==> flow/design.v (excerpt) <==
module Classic_Pong_Top (
    input clk_i,
    input rst_i,
    input UART_RX_i,
    input sw1_i,
    input sw2_i,
    input sw3_i,
    input sw4_i,
    output VGA_Hsync_o,
    output VGA_Vsync_o,
    output VGA_Red_0_o,
    output VGA_Red_1_o,
    output VGA_Red_2_o,
    output VGA_Grn_0_o,
    output VGA_Grn_1_o,
    output VGA_Grn_2_o,
    output VGA_Blu_0_o,
    output VGA_Blu_1_o,
    output VGA_Blu_2_o
);
make LEC_CHECK=0 ABC_AREA=0 CAP_MARGIN=15 CORE_MARGIN=9 CORE_UTILIZATION=71 CTS_CLUSTER_DIAMETER=307 HOLD_SLACK_MARGIN=0.28 PLACE_DENSITY_LB_ADDON=0.27 SLEW_MARGIN=35 TNS_END_PERCENT=95 finish   # period 13.1 ns
run.sh (not shown) runs the stock make flow with config.mk's settings and CLKGATE_MAP_FILE=.
Rerun with:
Settings changed: ABC_AREA 0 to default, CAP_MARGIN 15 to 20, CORE_MARGIN 9 to 2, CORE_UTILIZATION 71 to 66, CTS_CLUSTER_DIAMETER 307 to default, HOLD_SLACK_MARGIN 0.28 to default, PLACE_DENSITY_LB_ADDON 0.27 to default, SLEW_MARGIN 35 to 20, TNS_END_PERCENT 95 to default.
Clock period 13.1 ns to 10.9 ns, I/O delays scaled along.
After rerunning: Synthesized area does not change; setup slack gets worse by 1.8 ns; global-route usage increases by 1.6 points; total power goes up by about a fifth; combinational power climbs by about a fifth; clock-buffer cell count decreases by 3.
Rerun with:
Clock period 10.9 ns to 10.7 ns, I/O delays scaled along.
Total power increases slightly.
Core utilization is unchanged.
Via count decreases slightly.
Rerun with:
Settings changed: CORE_UTILIZATION 66 to 40, PLACE_DENSITY from default to 0.6, SETUP_SLACK_MARGIN from default to 0.28.
Clock period 10.7 ns to 9.56 ns, I/O delays scaled along.
Outcome: Flip-flop count is unchanged; utilization fell by 28 points; worst setup slack degrades by 1.1 ns; routed wire length increases by 3.3%; count of clock-buffer cells in the layout came out higher by 3; hold slack is better by 0.013 ns.

* * *

## run A
Starting RTL as in the previous note.
## Classic_Pong_Top
module Classic_Pong_Top (
    input clk_i,
    input rst_i,
    input UART_RX_i,
    input sw1_i,
    input sw2_i,
    input sw3_i,
    input sw4_i,
    output VGA_Hsync_o,
    output VGA_Vsync_o,
    output VGA_Red_0_o,
    output VGA_Red_1_o,
    output VGA_Red_2_o,
    output VGA_Grn_0_o,
    output VGA_Grn_1_o,
    output VGA_Grn_2_o,
    output VGA_Blu_0_o,
    output VGA_Blu_1_o,
    output VGA_Blu_2_o
);
Settings: LEC_CHECK=0, ABC_AREA=1, CAP_MARGIN=15, CORE_MARGIN=2, CORE_UTILIZATION=65, CTS_CLUSTER_DIAMETER=285, PLACE_DENSITY=0.6, SLEW_MARGIN=20; clock period 12.2 ns.
Run A reached the final stage; the timing, DRC and antenna checks on its layout passed.
Relative to run A, the following input files were edited for run B:
--- a/flow/config.mk
+++ b/flow/config.mk
@@ -6,9 +6,7 @@
 export NUM_CORES = 4
 export LEC_CHECK = 0
-export ABC_AREA = 1
-export CAP_MARGIN = 15
+export CAP_MARGIN = 20
 export CORE_MARGIN = 2
-export CORE_UTILIZATION = 65
-export CTS_CLUSTER_DIAMETER = 285
+export CORE_UTILIZATION = 72
 export PLACE_DENSITY = 0.6
 export SLEW_MARGIN = 20
==> flow/constraint.sdc <==
create_clock -name core_clock -period 8.82 [get_ports {clk_i}]
set_input_delay 1.7640 -clock core_clock [delete_from_list [all_inputs] [get_ports {clk_i}]]
set_output_delay 1.7640 -clock core_clock [all_outputs]
set_load 0.01 [all_outputs]
### Flow results
NOTE: part of the power in the clock network in run B falls short of that of run A
Against run A, run B reports a critical path depth that is higher.
The origin of the worst setup path comes out VGA_Sync_Porch_Inst.blu_video_o[1] in one run and Pong_Top_Inst.Ball_Inst.Ball_Y_o[4] in the other, namely in run A and run B respectively.
In the tables for run A and run B, full die area reads lower with run B.
Run A -> run B: mapped cell area decreased by more than 10%
Total power: run B above run A
Diff run A -> run B: wire length on met2 went down by about 14%; post-synthesis to final-layout area growth went up by 0.54 points; post-route worst setup slack went down by 3.02 ns; global-route met2 utilization went up by 1.3 points.
Number of clock buffers in the layout is lower on run B
What run C does differently from run B at the input level:
--- a/flow/config.mk
+++ b/flow/config.mk
@@ -8,5 +8,5 @@
 export CAP_MARGIN = 20
 export CORE_MARGIN = 2
-export CORE_UTILIZATION = 72
+export CORE_UTILIZATION = 40
 export PLACE_DENSITY = 0.6
 export SLEW_MARGIN = 20
==> flow/constraint.sdc <==
create_clock -name core_clock -period 9.56 [get_ports {clk_i}]
set_input_delay 1.9120 -clock core_clock [delete_from_list [all_inputs] [get_ports {clk_i}]]
set_output_delay 1.9120 -clock core_clock [all_outputs]
set_load 0.01 [all_outputs]
==> results <==
Looking at the reports, run C completed the entire flow and the layout it produced met the timing, DRC and antenna checks. Going from run B to run C, clock skew now smaller, cell area went up 2.4%. Number of global-route vias before repair ended up 98 higher on run C than on run B. Run C vs run B on transition time at the pin with the least slew margin: run C is the higher one. Compared with run B, run C shows maximum frequency lower by about 1.3%. Row pre-placement core utilization: run C lower / run B higher. Looking at pin count of the biggest net entering global routing across run C and run B, the one that comes out lower is run B. Compared with run B, run C degrades chip area.

* * *

Starting RTL as in the previous note.
Settings: LEC_CHECK=0, CAP_MARGIN=20, CELL_PAD_IN_SITES_GLOBAL_PLACEMENT=2, CORE_ASPECT_RATIO=0.61, CORE_MARGIN=2, CORE_UTILIZATION=20, CTS_CLUSTER_DIAMETER=147, CTS_CLUSTER_SIZE=19, GPL_ROUTABILITY_DRIVEN=0, MAX_ROUTING_LAYER=met4, PLACE_DENSITY=0.6, SETUP_SLACK_MARGIN=0.87, SLEW_MARGIN=20; clock period 9.01 ns.
The first run completed without violations.
Change:
CELL_PAD_IN_SITES_GLOBAL_PLACEMENT = default   (was 2)
CORE_ASPECT_RATIO = default   (was 0.61)
CORE_UTILIZATION = 64   (was 20)
CTS_CLUSTER_DIAMETER = default   (was 147)
CTS_CLUSTER_SIZE = default   (was 19)
GPL_ROUTABILITY_DRIVEN = default   (was 0)
MAX_ROUTING_LAYER = default   (was met4)
SETUP_SLACK_MARGIN = default   (was 0.87)
clock period = 9.56 ns   (was 9.01 ns; I/O delays follow)
Effect:
- via count climbs by 1.9%
- utilization grows by 50 points
- sequential share of layout area rose by 0.49 points
- total power is higher by 20%
- routed wire length falls by 15%
- maximum frequency climbs by 0.31%
- clock-buffer cell count came out higher by 23
Change:
CORE_UTILIZATION = 40   (was 64)
clock period = 12.1 ns   (was 9.56 ns; I/O delays follow)
Result: Wire length goes up slightly. Total power goes down by a quarter to a third. Via count goes down slightly. Final cell count goes up by roughly a tenth.
Change:
CORE_UTILIZATION = 19   (was 40)
clock period = 45.5 ns   (was 12.1 ns; I/O delays follow)
After rerunning:
- flip-flop count does not change
- register-to-register slack is better by 34 ns
- wire length goes up by 0.33%
Change:
CORE_UTILIZATION = 72   (was 19)
PLACE_DENSITY = default   (was 0.6)
SETUP_SLACK_MARGIN = 1.58   (was default)
clock period = 5.31 ns   (was 45.5 ns; I/O delays follow)
Effect: Worst hold slack improves by 0.017 ns; count of clock-buffer cells in the layout decreases by 14; total power increases to 8.0 times its value; register-to-register slack degrades by 40 ns; design area decreases by 6.3%; via count increases by 4.0%; first-iteration DRC count increases by 19%; utilization increases by 58 points; clock power increases to 7.5 times its value.
Change:
ABC_AREA = 1   (was default)
CTS_CLUSTER_DIAMETER = 364   (was default)
CTS_CLUSTER_SIZE = 15   (was default)
GPL_ROUTABILITY_DRIVEN = 0   (was default)
GPL_TIMING_DRIVEN = 0   (was default)
PLACE_DENSITY_LB_ADDON = 0.02   (was default)
SETUP_SLACK_MARGIN = default   (was 1.58)
What happened: The new run produced a clean layout; fmax came out higher by 5.1%; wire length came out higher by 32%; sequential cell count does not change; count of clock-buffer cells in the layout came out lower by 16; setup slack is better by 0.17 ns; global-route usage came out higher by 5.0 points; power came out lower by 14%; worst hold slack is worse by 0.027 ns; area after synthesis came out higher by 12%.

* * *

Classic_Pong_Top again, from the RTL that the note above started with.
Settings: LEC_CHECK=0, CAP_MARGIN=20, CORE_MARGIN=2, CORE_UTILIZATION=72, CTS_CLUSTER_SIZE=100, PLACE_DENSITY=0.6, SLEW_MARGIN=20, TNS_END_PERCENT=5; clock period 17.7 ns.
==> next run, changes <==
- ABC_AREA: not set -> 1
- CTS_CLUSTER_SIZE: 100 -> not set
- PLACE_DENSITY: 0.6 -> not set
- PLACE_DENSITY_LB_ADDON: not set -> 0.08
- TNS_END_PERCENT: 5 -> not set
- clock period: 17.7 -> 5.31 ns (I/O delays scaled with it)
Result:
- The new run went through all stages and came out clean
- design area climbs by 12%
- via count climbs by 30%
- total power climbs to 3.6 times its value
- setup slack loses 10000 ps
- core utilization climbs by 0.15 points
- clock-buffer cell count stays the same
==> next run, changes <==
- CTS_CLUSTER_DIAMETER: not set -> 371
- CTS_CLUSTER_SIZE: not set -> 14
- SETUP_SLACK_MARGIN: not set -> 1.49
The changed run went through all stages and came out clean.
Count of clock-buffer cells in the layout drops by 22.
Routed wire length decreases by about 2.7%.
Clock power decreases by 32%.
Critical path depth rose by 1.
==> next run, changes <==
- CORE_ASPECT_RATIO: not set -> 1.34
- CTS_CLUSTER_DIAMETER: 371 -> not set
- CTS_CLUSTER_SIZE: 14 -> 10
- PLACE_DENSITY: not set -> 0.6
- PLACE_DENSITY_LB_ADDON: 0.08 -> not set
- SETUP_SLACK_MARGIN: 1.49 -> 1.51
=> The new run ran to the end with no violations. Die size barely changes. Non-clock buffer count came out lower by 1. Combinational power came out lower by about 0.6%. Core utilization came out higher by 0.96 points. Final area came out higher by 1.4%. Worst setup slack gets better by 67 ps. Hold slack hardly moves.
==> next run, changes <==
- CORE_ASPECT_RATIO: 1.34 -> not set
- CTS_CLUSTER_SIZE: 10 -> 72
- PLACE_DENSITY: 0.6 -> 0.38
- SETUP_SLACK_MARGIN: 1.51 -> -0.14
- The new run passed the timing, DRC and antenna checks
- global-route usage increases by 1.1 points
- non-clock buffer count climbs by 1
- die size hardly moves
- register-to-register slack degrades by 180 ps
- fmax is lower by a few percent
==> next run, changes <==
- CTS_CLUSTER_SIZE: 72 -> 15
- GPL_ROUTABILITY_DRIVEN: not set -> 0
- PLACE_DENSITY: 0.38 -> not set
- PLACE_DENSITY_LB_ADDON: not set -> 0.08
- SETUP_SLACK_MARGIN: -0.14 -> not set
After rerunning:
- The changed run finished with timing, DRC and antenna clean
- clock-buffer cell count drops by 2
- worst setup slack got worse by 150 ps
- final area rose by 0.76%
- sequential share of layout area came out lower by 0.24 points
- utilization increases by 0.60 points
- power rises by 5.2%

* * *

== north ==
Classic_Pong_Top again, from the RTL that the note above started with.
clock: 5.31 ns
lec_check: 0
abc_area: 1
cap_margin: 20
core_margin: 2
core_utilization: 72
cts_cluster_diameter: 371
cts_cluster_size: 14
gpl_timing_driven: 0
hold_slack_margin: 0.29
place_density_lb_addon: 0.08
setup_slack_margin: 1.49
slew_margin: 20
[inputs] south vs north
Settings: CTS_CLUSTER_SIZE now 15, was 14; GPL_ROUTABILITY_DRIVEN now 0, previously not set; GPL_TIMING_DRIVEN no longer set, was 0; PLACE_DENSITY_LB_ADDON now 0.02, was 0.08; SETUP_SLACK_MARGIN now -0.14, was 1.49; CTS_CLUSTER_DIAMETER no longer set, was 371.
[summary]
- Delta (south minus north): via count decreased by 1.2% relative to the old numbers; arrival time at the worst endpoint decreased by 0.15 ns relative to the old numbers.
- [south vs north] combinational power share: lower in south
- The standard cells in south occupy more silicon area than those in north do.
- Cell count (south over north): decrease, about 0.6%
- Diff north -> south: reported net switching power moved up; first-pass GRT wire length moved down; largest fanout on the critical path moved up.
- The higher power came out of south.
Here is what was changed in the inputs of east compared with south.
Settings: swapping 0.02 for 0.01 in PLACE_DENSITY_LB_ADDON; swapping 20 for 40 in CAP_MARGIN; swapping 15 for 16 in CTS_CLUSTER_SIZE; putting CTS_CLUSTER_DIAMETER at 379 where nothing was set; clearing HOLD_SLACK_MARGIN, which used to be 0.29.
--- outcome ---
Core utilization: east lower than south. | sequential group share of total power | east vs south | 10 points higher |. Final period utilization: south vs east — no meaningful difference. Going from south to east, post-DP HPWL fell by about 1.7%; clock skew increased by 0.015 ns relative to the old numbers; pin count of the biggest net entering global routing +5. Looking at number of clock buffers in the layout, east sits 50% below south. Comparing east with south, the post-CTS clock slew at the launch and capture registers of the worst setup and hold paths came out essentially unchanged. Between south and east, the wire length of the first global-routing pass is lower for east. Total CTS buffers (higher): south. Endpoint required time on the critical path on east is up relative to south.
Edits applied to the flow inputs when going from east to west:
Settings: a change of CAP_MARGIN from 40 to 20; a deleted GPL_ROUTABILITY_DRIVEN that had been 0.
--- outcome ---
west: done, clean on timing, DRC and antenna
Taking east as the reference, in west filler-free cell count of the finished design was more or less identical, hold slack was more or less identical, cell internal power dissipation was more or less identical.

* * *

Setup of amber:
Classic_Pong_Top again, from the RTL that the note above started with.
Design Classic_Pong_Top, start of the top module:
module Classic_Pong_Top (
    input clk_i,
    input rst_i,
    input UART_RX_i,
    input sw1_i,
    input sw2_i,
    input sw3_i,
    input sw4_i,
    output VGA_Hsync_o,
    output VGA_Vsync_o,
    output VGA_Red_0_o,
    output VGA_Red_1_o,
    output VGA_Red_2_o,
    output VGA_Grn_0_o,
    output VGA_Grn_1_o,
    output VGA_Grn_2_o,
    output VGA_Blu_0_o,
    output VGA_Blu_1_o,
    output VGA_Blu_2_o
);
clock: 12.2 ns
lec_check: 0
abc_area: 1
cap_margin: 15
core_margin: 2
core_utilization: 70
cts_cluster_diameter: 285
place_density_lb_addon: 0.01
setup_slack_margin: 3.44
slew_margin: 20
[inputs] xenon vs amber
- swapping 70 for 40 in CORE_UTILIZATION
- clearing ABC_AREA, which used to be 1
- putting PLACE_DENSITY at 0.6 where nothing was set
- clearing PLACE_DENSITY_LB_ADDON, which used to be 0.01
- swapping 15 for 20 in CAP_MARGIN
- clearing SETUP_SLACK_MARGIN, which used to be 3.44
- clearing CTS_CLUSTER_DIAMETER, which used to be 285
- swapping 12.2 for 40.0 in the clock period (ns, I/O delays scaled along)
--- outcome ---
xenon completed end to end with timing, DRC and antenna clean. Taking amber over xenon, the static leakage ratio works out to 1.14. | logic share of the area | xenon vs amber | 0.18 points higher |. amber → xenon: clock insertion delay at the later pin of the skew report now sits higher, sum of internal, switching and leakage power now sits lower. Via count of the first global-routing pass, xenon vs amber: down by more than 10%. Total clock buffers created by CTS: lower on amber. The final period utilization in xenon was lower than what amber gave. Relative to amber, the wire length of xenon is lower by 9.1 mm. xenon vs amber: adder-cell area share of the yosys netlist up in xenon. Between amber and xenon, the flow reports non-clock buffer count decreasing by a few percent.
Relative to xenon, the following input files were edited for violet:
- a change of CORE_UTILIZATION from 40 to 72
- a deleted PLACE_DENSITY that had been 0.6
- an added ABC_AREA of 1
- a change of the clock period (ns, I/O delays scaled along) from 40.0 to 5.45
## What came out
xenon reports its highest-delay cell along the critical path as clkdlybuf4s50_1 while violet reports dfxtp_1. Average wire per cell in the routed design for violet: about 4% up relative to xenon. violet ended up with more standard cells than xenon. Against xenon, violet reports a total met2 wirelength after detailed routing that is higher. violet has utilization above what xenon had. Taking xenon as the reference, in violet worst-case hold slack lost 0.023 ns, wire length of the first global-routing pass grew by about 23%, area added between synthesis and finish lower.
> inputs changed (violet -> garnet)
- ABC_AREA: 1 -> unset
- CORE_UTILIZATION: 72 -> 64
- the clock period (ns, I/O delays scaled along): 5.45 -> 19.4
### Flow results
- [compare] base=violet new=garnet: fill cell total of the finished layout climbed 209; power per cell area dropped about 70%; global routing usage on met3 dropped 1.0 points; wire length dropped about 22%; multiplexer area fraction after synthesis climbed 1.5 points.
- Total power consumption of the routed design (garnet over violet): decrease, 3400 µW
Power figures rest on the tool's default switching activity, not on a simulated workload.
